## draw_lines
module draw_lines(
      input                                      i_clk,
      input                                      i_reset,
      input                    [P_X_COORD_W-1:0] i_x0,
      input                    [P_X_COORD_W-1:0] i_x1,
      input                    [P_Y_COORD_W-1:0] i_y0,
      input                    [P_Y_COORD_W-1:0] i_y1,
      input                                      i_start,
      input                                      i_load_fifo,
      output                                     o_waiting,
      output                                     o_fifo_full,
      output                                     o_wr,
      output                [P_LOG2_RAM_DEPTH-1:0] o_addr
    );
    parameter P_X_COORD_W = 11;
    parameter P_Y_COORD_W = 11;
    parameter P_SCREEN_W = 640;
    parameter P_SCREEN_H = 480;
    parameter P_DATA_W = 1;
    parameter P_LOG2_RAM_DEPTH = 19;
    parameter P_FIFO_ADDR_W = 4;
    localparam STATE__WAITING = 0;
    localparam STATE__CLEAR   = 1;
    localparam STATE__LOAD    = 2;
    localparam STATE__DRAW    = 3;
    reg [1:0] curr_state;
    reg [1:0] next_state;
    wire [P_LOG2_RAM_DEPTH-1:0] bres_addr;
    reg  [P_LOG2_RAM_DEPTH-1:0] buffer_addr;
    wire bres_wr;
    reg  buffer_wr;
    wire [P_DATA_W-1:0] bres_data;
    reg  [P_DATA_W-1:0] buffer_data;
    wire                   bres_waiting;
    wire                   load_vals;
    wire [P_X_COORD_W-1:0] fifo_x0;
    wire [P_X_COORD_W-1:0] fifo_x1;
    wire [P_Y_COORD_W-1:0] fifo_y0;
    wire [P_Y_COORD_W-1:0] fifo_y1;
    wire     [P_X_COORD_W-1:0] x_val;
    wire     [P_Y_COORD_W-1:0] y_val;
    wire fifo_empty;
    wire fifo_full;
    assign o_fifo_full = fifo_full;
    assign o_waiting  = (curr_state == STATE__WAITING) ? 1'b1 : 1'b0;
    fifo #(.P_DATA_W(P_X_COORD_W), .P_ADDR_W(P_FIFO_ADDR_W)) x0_in_buffer (
		.i_clk(i_clk), 
		.i_reset(i_reset), 
		.i_data(i_x0), 
		.i_read(load_vals), 
		.i_write(i_load_fifo), 
		.o_data(fifo_x0), 
		.o_empty(fifo_empty), 
		.o_full(fifo_full)
	 );
    fifo #(.P_DATA_W(P_X_COORD_W), .P_ADDR_W(P_FIFO_ADDR_W)) x1_in_buffer (
		.i_clk(i_clk), 
		.i_reset(i_reset), 
		.i_data(i_x1), 
		.i_read(load_vals), 
		.i_write(i_load_fifo), 
		.o_data(fifo_x1), 
		.o_empty(), 
		.o_full()
	 );
  ...
Size in the first run: roughly 4200 cells after synthesis, ~920 flip-flops, roughly 44000 um^2 of cells after synthesis.
make LEC_CHECK=0 ABC_AREA=1 CAP_MARGIN=20 CORE_MARGIN=2 CORE_UTILIZATION=72 CTS_CLUSTER_SIZE=15 HOLD_SLACK_MARGIN=0.28 PLACE_DENSITY_LB_ADDON=0.01 SETUP_SLACK_MARGIN=0.75 SLEW_MARGIN=20 finish   # period 2.59 ns
run.sh (not shown) runs the stock make flow with config.mk's settings and CLKGATE_MAP_FILE=.
The baseline reached the layout checks and failed them: setup timing.
Then changed:
Settings changed: CTS_CLUSTER_SIZE 15 to unset, HOLD_SLACK_MARGIN 0.28 to unset, PLACE_DENSITY_LB_ADDON 0.01 to unset, SETUP_SLACK_MARGIN 0.75 to 0.39.
Clock period 2.59 ns to 3.65 ns, I/O delays scaled along.
Outcome: The changed run finished but fails on setup timing. Die size does not change. Via count is lower by about 11%. Sequential share of layout area is higher by 5.1 points. Total power is lower by 38%. Cell area is lower by 9.9%. Core utilization is lower by 9.0 points.
Then changed:
Settings changed: ABC_AREA 1 to unset, CORE_UTILIZATION 72 to 70, SETUP_SLACK_MARGIN 0.39 to unset.
Clock period 3.65 ns to 3.63 ns, I/O delays scaled along.
The changed run finished but failed the layout checks on setup timing.
Sequential share of layout area came out higher by 0.58 points.
Synthesized area came out lower by 3.3%.
Total power came out higher by 0.89%.
Combinational power came out lower by 4.4%.
Synthesized cell count came out lower by 35%.
Sequential power barely changes.
Flip-flop count does not change.
Then changed:
Settings changed: ABC_AREA set to 1, CELL_PAD_IN_SITES_GLOBAL_PLACEMENT set to 0, CORE_ASPECT_RATIO set to 1.21, CTS_CLUSTER_DIAMETER set to 296, CTS_CLUSTER_SIZE set to 14, PLACE_DENSITY_LB_ADDON set to 0.13, SETUP_SLACK_MARGIN set to 0.65.
Clock period 3.63 ns to 2.59 ns, I/O delays scaled along.
The changed run finished but failed the layout checks on setup timing. Power rose by about 50%. Routed wire length rose by about 10%. Sequential power rose by about 40%. Clock-buffer cell count rose by 5.


Starting RTL as in the previous note.
==> flow/config.mk <==
export PLATFORM = sky130hd
export DESIGN_NAME = draw_lines
export DESIGN_NICKNAME = draw_lines
export VERILOG_FILES = /design/flow/design.v
export SDC_FILE = /design/flow/constraint.sdc
export NUM_CORES = 4
export LEC_CHECK = 0
export ABC_AREA = 1
export CAP_MARGIN = 20
export CORE_ASPECT_RATIO = 1.28
export CORE_MARGIN = 2
export CORE_UTILIZATION = 17
export CTS_CLUSTER_DIAMETER = 161
export GPL_ROUTABILITY_DRIVEN = 1
export GPL_TIMING_DRIVEN = 1
export MIN_ROUTING_LAYER = met1
export PLACE_DENSITY = 0.64
export SETUP_SLACK_MARGIN = 0.47
export SLEW_MARGIN = 20
export TNS_END_PERCENT = 20
==> flow/constraint.sdc <==
create_clock -name core_clock -period 5.97 [get_ports {i_clk}]
set_input_delay 1.1940 -clock core_clock [delete_from_list [all_inputs] [get_ports {i_clk}]]
set_output_delay 1.1940 -clock core_clock [all_outputs]
set_load 0.01 [all_outputs]
Change:
==> flow/config.mk (replaced) <==
export PLATFORM = sky130hd
export DESIGN_NAME = draw_lines
export DESIGN_NICKNAME = draw_lines
export VERILOG_FILES = /design/flow/design.v
export SDC_FILE = /design/flow/constraint.sdc
export NUM_CORES = 4
export LEC_CHECK = 0
export CAP_MARGIN = 20
export CORE_MARGIN = 2
export CORE_UTILIZATION = 40
export GPL_TIMING_DRIVEN = 0
export PLACE_DENSITY_LB_ADDON = 0.24
export SLEW_MARGIN = 35
==> flow/constraint.sdc (replaced) <==
create_clock -name core_clock -period 5.0 [get_ports {i_clk}]
set_input_delay 1.0000 -clock core_clock [delete_from_list [all_inputs] [get_ports {i_clk}]]
set_output_delay 1.0000 -clock core_clock [all_outputs]
set_load 0.01 [all_outputs]
=>
- first-iteration DRC count goes down by 24%
- total power goes up by 19%
- register-to-register slack loses 1.8 ns
Change:
--- a/flow/config.mk
+++ b/flow/config.mk
@@ -8,6 +8,5 @@
 export CAP_MARGIN = 20
 export CORE_MARGIN = 2
-export CORE_UTILIZATION = 40
-export GPL_TIMING_DRIVEN = 0
-export PLACE_DENSITY_LB_ADDON = 0.24
-export SLEW_MARGIN = 35
+export CORE_UTILIZATION = 72
+export SETUP_SLACK_MARGIN = -0.19
+export SLEW_MARGIN = 20
==> flow/constraint.sdc (replaced) <==
create_clock -name core_clock -period 2.05 [get_ports {i_clk}]
set_input_delay 0.4100 -clock core_clock [delete_from_list [all_inputs] [get_ports {i_clk}]]
set_output_delay 0.4100 -clock core_clock [all_outputs]
set_load 0.01 [all_outputs]
Result:
- The new run ended with an error in 5_1_grt on GRT-0116
- die area drops by 44%
- synthesized cell count is unchanged
- synthesized area is unchanged
Change:
--- a/flow/config.mk
+++ b/flow/config.mk
@@ -8,5 +8,4 @@
 export CAP_MARGIN = 20
 export CORE_MARGIN = 2
-export CORE_UTILIZATION = 72
-export SETUP_SLACK_MARGIN = -0.19
+export CORE_UTILIZATION = 40
 export SLEW_MARGIN = 20
==> flow/constraint.sdc (replaced) <==
create_clock -name core_clock -period 4.66 [get_ports {i_clk}]
set_input_delay 0.9320 -clock core_clock [delete_from_list [all_inputs] [get_ports {i_clk}]]
set_output_delay 0.9320 -clock core_clock [all_outputs]
set_load 0.01 [all_outputs]
=> With this change the flow finished with timing, DRC and antenna clean; area after synthesis is unchanged; die area came out higher by 79%; synthesized cell count does not change.


draw_lines again, from the RTL that the note above started with.
make LEC_CHECK=0 CAP_MARGIN=20 CELL_PAD_IN_SITES_DETAIL_PLACEMENT=2 CORE_MARGIN=10 CORE_UTILIZATION=63 CTS_CLUSTER_SIZE=80 GPL_TIMING_DRIVEN=1 PLACE_DENSITY=0.47 SETUP_SLACK_MARGIN=-0.44 SLEW_MARGIN=40 finish   # period 4.73 ns
The first run did not get past detailed placement, error DPL-0033.
Then changed:
- ABC_AREA: not set -> 1
- CELL_PAD_IN_SITES_DETAIL_PLACEMENT: 2 -> not set
- CORE_MARGIN: 10 -> 2
- CORE_UTILIZATION: 63 -> 72
- CTS_CLUSTER_SIZE: 80 -> 10
- GPL_TIMING_DRIVEN: 1 -> not set
- PLACE_DENSITY: 0.47 -> not set
- SETUP_SLACK_MARGIN: -0.44 -> 0.39
- SLEW_MARGIN: 40 -> 20
- TNS_END_PERCENT: not set -> 5
- clock period: 4.73 -> 3.65 ns (I/O delays scaled with it)
After rerunning: The new run finished with negative setup slack left. Synthesized cell count came out higher by 53%. Synthesized area came out higher by 3.4%. Die area decreases by 19%.


run 1:
Starting RTL as in the previous note.
## draw_lines
module draw_lines(
      input                                      i_clk,
      input                                      i_reset,
      input                    [P_X_COORD_W-1:0] i_x0,
      input                    [P_X_COORD_W-1:0] i_x1,
      input                    [P_Y_COORD_W-1:0] i_y0,
      input                    [P_Y_COORD_W-1:0] i_y1,
      input                                      i_start,
      input                                      i_load_fifo,
      output                                     o_waiting,
      output                                     o_fifo_full,
      output                                     o_wr,
      output                [P_LOG2_RAM_DEPTH-1:0] o_addr
    );
export LEC_CHECK = 0
export ABC_AREA = 0
export CAP_MARGIN = 20
export CELL_PAD_IN_SITES_GLOBAL_PLACEMENT = 1
export CORE_MARGIN = 9
export CORE_UTILIZATION = 61
export GPL_ROUTABILITY_DRIVEN = 1
export GPL_TIMING_DRIVEN = 1
export MAX_ROUTING_LAYER = met5
export PLACE_DENSITY = 0.75
export SETUP_SLACK_MARGIN = -0.23
export SLEW_MARGIN = 20
export TNS_END_PERCENT = 65
create_clock -name core_clock -period 5.96 [get_ports {i_clk}]
Relative to run 1, the following input files were edited for run 2:
- removing GPL_ROUTABILITY_DRIVEN (formerly 1)
- setting CTS_CLUSTER_DIAMETER to 296 for the first time
- removing MAX_ROUTING_LAYER (formerly met5)
- removing PLACE_DENSITY (formerly 0.75)
- changing CELL_PAD_IN_SITES_GLOBAL_PLACEMENT from 1 to 2
- removing ABC_AREA (formerly 0)
- changing CORE_UTILIZATION from 61 to 29
- removing GPL_TIMING_DRIVEN (formerly 1)
- setting CORE_ASPECT_RATIO to 1.21 for the first time
- changing CORE_MARGIN from 9 to 2
- removing SETUP_SLACK_MARGIN (formerly -0.23)
- setting PLACE_DENSITY_LB_ADDON to 0.26 for the first time
- removing TNS_END_PERCENT (formerly 65)
- changing the clock period (ns, I/O delays scaled along) from 5.96 to 6.28
Findings:
Comparing run 2 and run 1, the higher number of standard cells in the layout, taps in and fillers out is on run 2. Compared with run 1, run 2 shows a lower global-route usage. When run 2 is set beside run 1, its count of clock-buffer cells in the layout turns out to be 5 larger. Die area | run 2 > run 1. Setup skew after layout: run 1 vs run 2, no meaningful difference. Run 2 vs run 1, design area went up by about 3.8%. Summary: with run 1 as the reference, total power draw in run 2 moved down slightly. Re area added between synthesis and finish: run 2 is 4.1 points up on run 1.
### run 2 -> run 3
- ABC_AREA now 1, previously not set
- CORE_UTILIZATION now 72, was 29
- PLACE_DENSITY_LB_ADDON now 0.01, was 0.26
- CELL_PAD_IN_SITES_GLOBAL_PLACEMENT no longer set, was 2
- CTS_CLUSTER_SIZE now 15, previously not set
- CORE_ASPECT_RATIO no longer set, was 1.21
- CTS_CLUSTER_DIAMETER now 372, was 296
- SETUP_SLACK_MARGIN now -0.24, previously not set
- the clock period (ns, I/O delays scaled along) now 2.59, was 6.28
Notes after the runs:
Taking run 2 as the reference, in run 3 detail-routed net length per standard cell fell about 5.6%, non-clock buffer contribution to total cell area went up 6.7 points, number of non-clock inverters in the layout went up 316.
Nothing crashed in run 3 and all stages finished; the problem is that the final layout failed, the offending checks being negative setup slack.
Relative to run 2, initial DRC count has gone up in run 3.
Layout overhead on the synthesized area: run 3 vs run 2 up 3.6 points
Synthesized area, run 3 and run 2: lower on run 2
Taking run 2 as 1.0, run 3 lands at 1.07 on post-DP HPWL.
--- input diff run 3..run 4 ---
- a deleted CTS_CLUSTER_SIZE that had been 15
- a deleted SETUP_SLACK_MARGIN that had been -0.24
- a change of CORE_UTILIZATION from 72 to 40
- a deleted ABC_AREA that had been 1
- a deleted PLACE_DENSITY_LB_ADDON that had been 0.01
- a deleted CTS_CLUSTER_DIAMETER that had been 372
- a change of the clock period (ns, I/O delays scaled along) from 2.59 to 4.7
Notes after the runs:
Out of run 4 and run 3, the only run to close with the timing, DRC and antenna checks passing was run 4. Ran to the end and failed final checks on negative setup slack: run 3. Compared with run 3, in run 4 hold slack increased 0.19 ns; worst setup slack went up 1.26 ns; cell resize tally after clock tree synthesis decreased by 123 relative to the old numbers. Run 4: chip area in the Yosys report lower than run 3. Run 4 vs run 3, start point of the critical path: bres.o_y_val[3]$_DFFE_PP_ vs bres.o_y_val[1]$_DFFE_PP_. Compared with run 3, run 4 improves post-route standard cell area excluding fillers.


draw_lines again, from the RTL that the note above started with.
Settings: LEC_CHECK=0, ABC_AREA=1, CAP_MARGIN=20, CELL_PAD_IN_SITES_GLOBAL_PLACEMENT=2, CORE_MARGIN=2, CORE_UTILIZATION=40, CTS_CLUSTER_DIAMETER=218, MAX_ROUTING_LAYER=met4, PLACE_DENSITY_LB_ADDON=0.21, SETUP_SLACK_MARGIN=0.88, SLEW_MARGIN=20; clock period 5.0 ns.
Next try:
CELL_PAD_IN_SITES_GLOBAL_PLACEMENT = not set   (was 2)
CORE_UTILIZATION = 70   (was 40)
CTS_CLUSTER_DIAMETER = not set   (was 218)
CTS_CLUSTER_SIZE = 72   (was not set)
MAX_ROUTING_LAYER = not set   (was met4)
PLACE_DENSITY_LB_ADDON = not set   (was 0.21)
SETUP_SLACK_MARGIN = 0.8   (was 0.88)
clock period = 3.36 ns   (was 5.0 ns; I/O delays follow)
Result:
- The changed run finished with negative setup slack left
- global-route usage rises by 13 points
- total power came out higher by 57%
- wire length is lower by 2.9%
- critical path depth falls by 1
- sequential cell count does not change
- die area drops by 42%
- worst setup slack degrades by 1.2 ns
- combinational power grows by 92%
- sequential power rises by 49%
- design area went up by 3.6%
Next try:
CAP_MARGIN = 5   (was 20)
CORE_UTILIZATION = 72   (was 70)
CTS_CLUSTER_DIAMETER = 29   (was not set)
PLACE_DENSITY_LB_ADDON = 0.01   (was not set)
SETUP_SLACK_MARGIN = 0.57   (was 0.8)
clock period = 2.59 ns   (was 3.36 ns; I/O delays follow)
- The new run stopped in clock tree synthesis, error DPL-0033
- die size decreases by 2.7%
- synthesized area stays the same
- synthesized cell count stays the same
Next try:
ABC_AREA = not set   (was 1)
CAP_MARGIN = 20   (was 5)
CORE_UTILIZATION = 66   (was 72)
CTS_CLUSTER_DIAMETER = not set   (was 29)
CTS_CLUSTER_SIZE = not set   (was 72)
PLACE_DENSITY_LB_ADDON = not set   (was 0.01)
SETUP_SLACK_MARGIN = 0.8   (was 0.57)
clock period = 3.36 ns   (was 2.59 ns; I/O delays follow)
- The changed run finished but failed the layout checks on negative setup slack
- die area rises by 5.4%
- synthesized cell count decreases by 35%
- synthesized area goes down by 3.3%


## garnet
draw_lines again, from the RTL that the note above started with.
==> flow/config.mk <==
export PLATFORM = sky130hd
export DESIGN_NAME = draw_lines
export DESIGN_NICKNAME = draw_lines
export VERILOG_FILES = /design/flow/design.v
export SDC_FILE = /design/flow/constraint.sdc
export NUM_CORES = 4
export LEC_CHECK = 0
export ABC_AREA = 1
export CAP_MARGIN = 5
export CORE_ASPECT_RATIO = 0.92
export CORE_MARGIN = 2
export CORE_UTILIZATION = 70
export CTS_CLUSTER_SIZE = 73
export HOLD_SLACK_MARGIN = 0.3
export SETUP_SLACK_MARGIN = -0.13
export SLEW_MARGIN = 20
==> flow/constraint.sdc <==
create_clock -name core_clock -period 2.61 [get_ports {i_clk}]
set_input_delay 0.5220 -clock core_clock [delete_from_list [all_inputs] [get_ports {i_clk}]]
set_output_delay 0.5220 -clock core_clock [all_outputs]
set_load 0.01 [all_outputs]
Nothing crashed in garnet and all stages finished; the problem is that the final layout failed, the offending checks being setup timing.
## Diff of input files: ember against garnet
Settings: HOLD_SLACK_MARGIN no longer set, was 0.3; SETUP_SLACK_MARGIN no longer set, was -0.13; CORE_ASPECT_RATIO no longer set, was 0.92; CAP_MARGIN now 20, was 5; CORE_UTILIZATION now 64, was 70; ABC_AREA no longer set, was 1; CTS_CLUSTER_SIZE no longer set, was 73; the clock period (ns, I/O delays scaled along) now 2.59, was 2.61.
--- outcome ---
In ember the implementation completed, yet the final layout does not meet the checks, the culprit being setup timing.
Ran to the end and failed final checks on setup timing: garnet.
Route | ember vs garnet | wire shorter in ember
ember vs garnet: static power due to leakage down by a few percent
Comparing ember with garnet, the worst-skew pair later-pin latency came out essentially unchanged.
Of garnet and ember, the higher number of DRC markers after the initial detailed-route iteration belongs to garnet.
Compared with garnet, ember shows worst setup slack lower by 0.066 ns.
ember: worst-case hold slack is 0.27 ns lower than what garnet reported.
In ember the initial cell density of the core turned out 6.5 points lower than in garnet.
The following lists how willow was set up differently from ember:
Settings: CAP_MARGIN now 0, was 20; PLACE_DENSITY now 0.36, previously not set; HOLD_SLACK_MARGIN now 0.29, previously not set; CORE_UTILIZATION now 72, was 64; CTS_CLUSTER_SIZE now 10, previously not set; CTS_CLUSTER_DIAMETER now 308, previously not set; ABC_AREA now 1, previously not set; CORE_ASPECT_RATIO now 1.3, previously not set.
==> results <==
combinational cells as the top power group was reported by willow, and sequential cells by ember.
Against ember, willow comes in 317 higher on number of non-clock inverters in the layout.
Between willow and ember, the CTS clock-pin slew for the worst setup and hold paths figures differ only marginally.
Min wire length of the first global-routing pass across ember and willow: ember
From ember to willow the numbers moved as follows: data arrival at the endpoint of the critical path +1.20 ns, final design instance area without fill -about 0.9%.
Status willow: flow complete, layout not clean - setup timing
Looking at global-route usage across ember and willow, the one that comes out lower is ember.
NOTE: net count reported at finish in willow exceeds that of ember
Compared with ember, willow shows a worst setup slack that is 0.16 ns lower.
Compared with ember, willow shows maximum VDD drop that has gone down by more than 10%.
Power share of the combinational group: willow vs ember up 2.6 points
Compared to ember, willow has row count 8 higher.
Inputs modified between willow and xenon:
Settings: a deleted CORE_ASPECT_RATIO that had been 1.3; a deleted PLACE_DENSITY that had been 0.36; a change of CAP_MARGIN from 0 to 35; a change of CTS_CLUSTER_SIZE from 10 to 15; an added PLACE_DENSITY_LB_ADDON of 0.01; a change of CTS_CLUSTER_DIAMETER from 308 to 372; an added SETUP_SLACK_MARGIN of -0.24.
--- outcome ---
- Changes observed in xenon relative to willow: overall global routing resource usage now smaller; slack of the worst reg-to-reg path now sits higher; hold slack shows an increase of 0.13 ns; number of hold buffers added after cts increased by 1 relative to the old numbers.
- willow → xenon: core utilization before placement moved down; share of cell area taken by multi-input logic gates stayed essentially flat.
- What the final checks of xenon revealed, after a flow that finished every stage, was a layout that fails on setup timing.
- Of xenon and willow, xenon shows the lower switching power of the nets, with willow above it.
No activity file was given, so power comes from the tool's default toggle rates.
